== juniper ==
## MIPS
module MIPS(
	input clk,
	input rst_n,
	input cpu_en,
	input [7:0] data_read,
	input ram_send,
	input ram_receive,
	output reg cpu_send,
	output reg cpu_receive,
	output reg cpu_ready,
	output reg [15:0] data_addr,
	output reg [7:0] data_store,
	output reg [1:0] mem_ctrl, 
	output reg done
	);
clock: 2.71 ns
lec_check: 0
abc_area: 1
cap_margin: 20
core_margin: 2
core_utilization: 71
cts_cluster_diameter: 224
cts_cluster_size: 37
gpl_routability_driven: 0
hold_slack_margin: -0.09
max_routing_layer: met4
setup_slack_margin: 0.71
slew_margin: 20
run.sh (not shown) runs the stock make flow with config.mk's settings and CLKGATE_MAP_FILE=.
What ended juniper was a tool error in global routing (5_1_grt); the run never finished.
[inputs] fjord vs juniper
- CTS_CLUSTER_SIZE removed (was 37)
- HOLD_SLACK_MARGIN removed (was -0.09)
- CTS_CLUSTER_DIAMETER removed (was 224)
- GPL_ROUTABILITY_DRIVEN removed (was 0)
- CORE_UTILIZATION changed from 71 to 64
- SETUP_SLACK_MARGIN removed (was 0.71)
- MAX_ROUTING_LAYER removed (was met4)
- the clock period (ns, I/O delays scaled along) changed from 2.71 to 2.46
Findings:
- The runs compared here, juniper and fjord, all ended either early or with open violations.
- Flow for juniper halted at global routing (5_1_grt), error code GRT-0232.
- For placed instance count, dividing the value from fjord by the value from juniper gives 1.07.
- Taking juniper as the reference, in fjord core area increased about 11%, die size +0.0028 mm^2, count of distinct cell types in the synthesized netlist barely changed, count of input and output buffers essentially unchanged, horizontal die dimension increased about 5%.
- fjord vs. juniper: worst setup slack after placement went down by 0.28 ns.
diff inputs: fjord => violet
- a change of CORE_UTILIZATION from 64 to 40
- a deleted ABC_AREA that had been 1
- a change of the clock period (ns, I/O delays scaled along) from 2.46 to 10.0
Findings:
Every stage of the flow completed for violet, and the final layout passed the timing, design-rule and antenna checks. Of the two values seen for top layer reached by signal wires, met4 was produced by violet and met5 by fjord. violet — via count 5,106 lower, fjord as reference. Sum of buffers and inverters on the critical path | violet below fjord. Compared with fjord, violet shows a maximum fanout count along the critical path that is 190 higher. Of the two values seen for destination of the critical timing path, next_state[0] was produced by violet and data_addr[3] by fjord.
For yarrow, these inputs were changed with respect to violet:
- CAP_MARGIN: 20 -> 40
- SLEW_MARGIN: 20 -> 0
- PLACE_DENSITY_LB_ADDON: unset -> 0.09
- CORE_UTILIZATION: 40 -> 32
- GPL_TIMING_DRIVEN: unset -> 1
- CORE_ASPECT_RATIO: unset -> 0.96
- CELL_PAD_IN_SITES_GLOBAL_PLACEMENT: unset -> 2
- MIN_ROUTING_LAYER: unset -> met2
Results
- yarrow against violet: clock insertion delay at the later pin of the skew report rose by 0.06 ns; global-route usage over all layers increased 13 points; sequential share of layout area saw a decrease.

========
MIPS again, from the RTL that the note above started with.
Settings: LEC_CHECK=0, ABC_AREA=0, CAP_MARGIN=15, CELL_PAD_IN_SITES_DETAIL_PLACEMENT=0, CORE_MARGIN=7, CORE_UTILIZATION=58, GPL_ROUTABILITY_DRIVEN=1, MIN_ROUTING_LAYER=met1, PLACE_DENSITY_LB_ADDON=0.24, SETUP_SLACK_MARGIN=0.61, SLEW_MARGIN=20, TNS_END_PERCENT=100; clock period 3.43 ns.
Change:
Settings changed: ABC_AREA 0 to 1, CAP_MARGIN 15 to 20, CELL_PAD_IN_SITES_DETAIL_PLACEMENT 0 to unset, CELL_PAD_IN_SITES_GLOBAL_PLACEMENT set to 0, CORE_ASPECT_RATIO set to 1.05, CORE_MARGIN 7 to 2, CORE_UTILIZATION 58 to 26, HOLD_SLACK_MARGIN set to 0.06, PLACE_DENSITY set to 0.78, PLACE_DENSITY_LB_ADDON 0.24 to unset, SETUP_SLACK_MARGIN 0.61 to unset, TNS_END_PERCENT 100 to 35.
Clock period 3.43 ns to 2.41 ns, I/O delays scaled along.
With this change the flow ran to the end with violations: negative setup slack.
Core utilization is lower by 35 points.
Sequential cell count stays the same.
Routed wire length climbs by 7.5%.
Sequential power went up by 42%.
Cell area grows by 6.7%.
Via count grows by 13%.
Hold slack gains 0.013 ns.
Register-to-register slack is worse by 0.39 ns.
Area after synthesis decreases by 4.6%.
Synthesized cell count goes up by 19%.
Die size went up by 89%.
Power figures rest on the tool's default switching activity, not on a simulated workload.
